run 1:
==> flow/design.v <==
`timescale 1ns / 1ps
module scrambler
 #(parameter WIDTH = 32,
   parameter SEED = 7'b1111111)
  (input aclk,
   input aresetn,
   input [WIDTH-1:0] s_axis_tdata,
   input [3:0] s_axis_tuser,
   input s_axis_tvalid,
   output s_axis_tready,
   input s_axis_tlast,
   output reg [WIDTH-1:0] m_axis_tdata,
   output reg [3:0] m_axis_tuser,
   output reg m_axis_tvalid,
   input m_axis_tready,
   output reg m_axis_tlast);
  localparam TAIL_MASK = {{7{1'b0}}, {(WIDTH-7){1'b1}}};
  wire axis_tready_int = m_axis_tready;
  assign s_axis_tready = axis_tready_int;
  wire m_handshake = m_axis_tvalid && axis_tready_int;
  wire s_handshake = s_axis_tvalid && axis_tready_int;
  reg [6:0] lfsr;
  wire [WIDTH-1:0] fb;
  genvar i;
  generate
    for (i = 0; i < WIDTH; i = i + 1) begin : gen_feedback
      if (i < 4)
        assign fb[i] = lfsr[i+3] ^ lfsr[i];
      else if (i < 7)
        assign fb[i] = lfsr[i] ^ fb[i-4];
      else
        assign fb[i] = fb[i-7] ^ fb[i-4];
    end
  endgenerate
  always @(posedge aclk)
    if (~aresetn) begin
      m_axis_tdata <= {WIDTH{1'b0}};
      m_axis_tuser <= 4'h0;
      m_axis_tlast <= 1'b0;
      m_axis_tvalid <= 1'b0;
    end
    else if (s_handshake) begin
      if (s_axis_tlast)
        m_axis_tdata <= (s_axis_tdata ^ fb) & TAIL_MASK;
      else
        m_axis_tdata <= s_axis_tdata ^ fb;
      m_axis_tuser <= s_axis_tuser;
      m_axis_tlast <= s_axis_tlast;
      m_axis_tvalid <= 1'b1;
    end
    else if (m_handshake)
      m_axis_tvalid <= 1'b0;
  always @(posedge aclk)
    if (~aresetn)
      lfsr <= SEED;
    else if (s_handshake)
      lfsr <= fb[WIDTH-1:WIDTH-7];
endmodule
`timescale 1ns / 1ps
module encoder
 #(parameter WIDTH = 24)
  (input aclk,
   input aresetn,
   input [WIDTH-1:0] s_axis_tdata,
   input [3:0] s_axis_tuser,
   input s_axis_tvalid,
   output s_axis_tready,
   input s_axis_tlast,
   output reg [2*WIDTH-1:0] m_axis_tdata,
   output reg [3:0] m_axis_tuser,
   output reg m_axis_tvalid,
   input m_axis_tready,
   output reg m_axis_tlast);
  localparam HISTSIZE = 6;
  wire axis_tready_int = m_axis_tready;
  assign s_axis_tready = axis_tready_int;
  wire m_handshake = m_axis_tvalid && axis_tready_int;
  wire s_handshake = s_axis_tvalid && axis_tready_int;
  reg [2*WIDTH-1:0] m_axis_tdata_int;
  wire [WIDTH-1:0] g0;
  wire [WIDTH-1:0] g1;
  wire [2*WIDTH-1:0] hr;
  wire [2*WIDTH-1:0] tfr;
  wire [2*WIDTH-1:0] ttr;
  reg [HISTSIZE-1:0] history;
  wire [WIDTH+HISTSIZE-1:0] operand = {s_axis_tdata, history};
  genvar i;
  generate
    for (i = 0; i < WIDTH; i = i + 1) begin : gen_poly
      assign g0[i] = operand[i+6] ^ operand[i+4] ^ operand[i+3] ^ operand[i+1] ^ operand[i];
      assign g1[i] = g0[i] ^ operand[i+5] ^ operand[i+1];
    end
    for (i = 0; i < 2*WIDTH-1; i = i + 2) begin : gen_half_rate
      assign hr[i]   = g0[i/2];
      assign hr[i+1] = g1[i/2];
    end
    for (i = 0; i < 3*WIDTH/2-2; i = i + 3) begin : gen_two_thirds
      assign ttr[i]   = g0[2*(i/3)];
      assign ttr[i+1] = g1[2*(i/3)];
      assign ttr[i+2] = g0[2*(i/3)+1];
    end
    for (i = 0; i < 4*WIDTH/3-3; i = i + 4) begin : gen_three_fourths
      assign tfr[i]   = g0[i-i/4];
      assign tfr[i+1] = g1[i-i/4];
      assign tfr[i+2] = g0[i-i/4+1];
      assign tfr[i+3] = g1[i-i/4+2];
    end
  endgenerate
  assign ttr[2*WIDTH-1:3*WIDTH/2] = 0;
  assign tfr[2*WIDTH-1:4*WIDTH/3] = 0;
  always @*
    case (s_axis_tuser)
      4'b1111, 4'b0111, 4'b1011, 4'b0011:
        m_axis_tdata_int = tfr;
      4'b0001:
        m_axis_tdata_int = ttr;
      default:
        m_axis_tdata_int = hr;
    endcase
  always @(posedge aclk)
    if (~aresetn) begin
      m_axis_tdata <= {2*WIDTH{1'b0}};
      m_axis_tuser <= 4'h0;
      m_axis_tlast <= 1'b0;
      m_axis_tvalid <= 1'b0;
    end
    else if (s_handshake) begin
      m_axis_tdata <= m_axis_tdata_int;
      m_axis_tuser <= s_axis_tuser;
      m_axis_tlast <= s_axis_tlast;
      m_axis_tvalid <= 1'b1;
    end
    else if (m_handshake)
      m_axis_tvalid <= 1'b0;
  always @(posedge aclk)
    if (~aresetn)
      history <= {HISTSIZE{1'b0}};
    else if (s_handshake)
      history <= s_axis_tdata[WIDTH-1:WIDTH-HISTSIZE];
endmodule
`timescale 1ns / 1ps
module system
  #(parameter WIDTH = 24)
   (input aclk,
    input aresetn,
    input [WIDTH-1:0] s_axis_tdata,
    input s_axis_tvalid,
    output s_axis_tready,
    input s_axis_tlast,
    input [3:0] s_axis_tuser,
    output [2*WIDTH-1:0] m_axis_tdata,
    output m_axis_tvalid,
    input m_axis_tready,
    output m_axis_tlast,
    output [3:0] m_axis_tuser);
    localparam SEED = 7'b1011101;
    wire [WIDTH-1:0] s2e_tdata;
    wire s2e_tvalid;
    wire s2e_tready;
    wire s2e_tlast;
    wire [3:0] s2e_tuser;
    scrambler #(.WIDTH(WIDTH), .SEED(SEED)) scrambler_i(
        .aclk(aclk),
        .aresetn(aresetn),
        .s_axis_tdata(s_axis_tdata),
        .s_axis_tvalid(s_axis_tvalid),
        .s_axis_tready(s_axis_tready),
        .s_axis_tuser(s_axis_tuser),
        .s_axis_tlast(s_axis_tlast),
        .m_axis_tdata(s2e_tdata),
        .m_axis_tvalid(s2e_tvalid),
        .m_axis_tready(s2e_tready),
        .m_axis_tuser(s2e_tuser),
        .m_axis_tlast(s2e_tlast)
    );
    encoder #(.WIDTH(WIDTH)) encoder_i(
        .aclk(aclk),
        .aresetn(aresetn),
        .s_axis_tdata(s2e_tdata),
        .s_axis_tvalid(s2e_tvalid),
        .s_axis_tready(s2e_tready),
        .s_axis_tuser(s2e_tuser),
        .s_axis_tlast(s2e_tlast),
        .m_axis_tdata(m_axis_tdata),
        .m_axis_tvalid(m_axis_tvalid),
        .m_axis_tready(m_axis_tready),
        .m_axis_tuser(m_axis_tuser),
        .m_axis_tlast(m_axis_tlast)
    );
endmodule
clock: 2.07 ns
lec_check: 0
abc_area: 1
cap_margin: 20
core_aspect_ratio: 0.5
core_margin: 2
core_utilization: 72
cts_cluster_diameter: 378
cts_cluster_size: 93
hold_slack_margin: -0.09
place_density: 0.37
slew_margin: 35
tns_end_percent: 5
run.sh (not shown) runs the stock make flow with config.mk's settings and CLKGATE_MAP_FILE=.
Layout checks on run 1: not met. Flow itself completed; violations: setup timing.
Modified inputs, run 2 compared to run 1
==> flow/config.mk <==
export PLATFORM = sky130hd
export DESIGN_NAME = system
export DESIGN_NICKNAME = system
export VERILOG_FILES = /design/flow/design.v
export SDC_FILE = /design/flow/constraint.sdc
export NUM_CORES = 4
export LEC_CHECK = 0
export ABC_AREA = 1
export CAP_MARGIN = 20
export CORE_MARGIN = 2
export CORE_UTILIZATION = 64
export SLEW_MARGIN = 20
==> flow/constraint.sdc <==
create_clock -name core_clock -period 2.62 [get_ports {aclk}]
set_input_delay 0.5240 -clock core_clock [delete_from_list [all_inputs] [get_ports {aclk}]]
set_output_delay 0.5240 -clock core_clock [all_outputs]
set_load 0.01 [all_outputs]
### Flow results
The flow completed for run 1, but it is not clean: the layout still shows setup timing. Run 2 completed end to end with timing, DRC and antenna clean. | total power | run 2 vs run 1 | better |. met3 routing resource usage after global routing is higher on run 1. The die used by run 2 is larger than the one used by run 1. Changes observed in run 2 relative to run 1: average wire length per cell after detail routing now smaller, placed cell area now smaller, count of plain and timing-repair buffers in the layout fell 9.3%, power per unit of standard cell area moved down, first-iteration detailed-routing DRC count now smaller. Run 1 vs run 2, biggest power consumer among the groups: combinational logic vs registers. Relative to run 1, the final cell area reported for run 2 is lower. Status: minimum hold slack parity (run 1, run 2).
diff inputs: run 2 => run 3
-- flow/config.mk --
<<< run 2, line 7
export LEC_CHECK = 0
export ABC_AREA = 1
export CAP_MARGIN = 20
export CORE_MARGIN = 2
export CORE_UTILIZATION = 64
export SLEW_MARGIN = 20
>>> run 3, line 7
export LEC_CHECK = 0
export CAP_MARGIN = 0
export CORE_MARGIN = 2
export CORE_UTILIZATION = 72
export SLEW_MARGIN = 20
==> flow/constraint.sdc <==
create_clock -name core_clock -period 1.67 [get_ports {aclk}]
set_input_delay 0.3340 -clock core_clock [delete_from_list [all_inputs] [get_ports {aclk}]]
set_output_delay 0.3340 -clock core_clock [all_outputs]
set_load 0.01 [all_outputs]
--- outcome ---
Tool error DPL-0038 stopped run 3 during clock tree synthesis; no final results.
STATUS half-perimeter wire length of the detailed placement result: run 3 loses against run 2
Comparing run 3 against run 2, there is no change at all in number of top-level pins.
Per the comparison of run 3 with run 2, number of cell instances after yosys synthesis shows a reduction of 31%, post-synthesis simple-gate area fraction shows a reduction of 17 points.
Run 2 -> run 3: mean cell area of the mapped netlist increased by more than a quarter
Effective utilization at floorplan, run 3 and run 2: larger value in run 3
The lower area figure in the yosys stat output came out of run 3.
Per the comparison of run 3 with run 2, cell area after synthesis fell 93 um2, instance count after placement with tap cells included fell 202.
[compare] base=run 2 new=run 3: synthesized cell count fell 31%; placeable core region fell 1100 um2.
## Diff of input files: run 4 against run 3
-- flow/config.mk --
<<< run 3, line 9
export CORE_MARGIN = 2
export CORE_UTILIZATION = 72
export SLEW_MARGIN = 20
>>> run 4, line 9
export CORE_MARGIN = 2
export CORE_UTILIZATION = 66
export CTS_CLUSTER_DIAMETER = 30
export SETUP_SLACK_MARGIN = 0.67
export SLEW_MARGIN = 20
==> flow/constraint.sdc <==
create_clock -name core_clock -period 2.34 [get_ports {aclk}]
set_input_delay 0.4680 -clock core_clock [delete_from_list [all_inputs] [get_ports {aclk}]]
set_output_delay 0.4680 -clock core_clock [all_outputs]
set_load 0.01 [all_outputs]
- In summary, run 4 completed successfully, with a layout that passed the timing, design-rule and antenna checks.
- Run 3 got as far as clock tree synthesis, where a tool error ended the run.
- The run showing the greater area of the core region is run 4.
- The die used by run 4 is larger than the one used by run 3.
- Area of placed instances: run 4 < run 3
- Final weighted congestion of routability-driven global placement shrinks by a few percent when moving from run 3 to run 4.
Power is estimated from default activity; no workload was simulated.
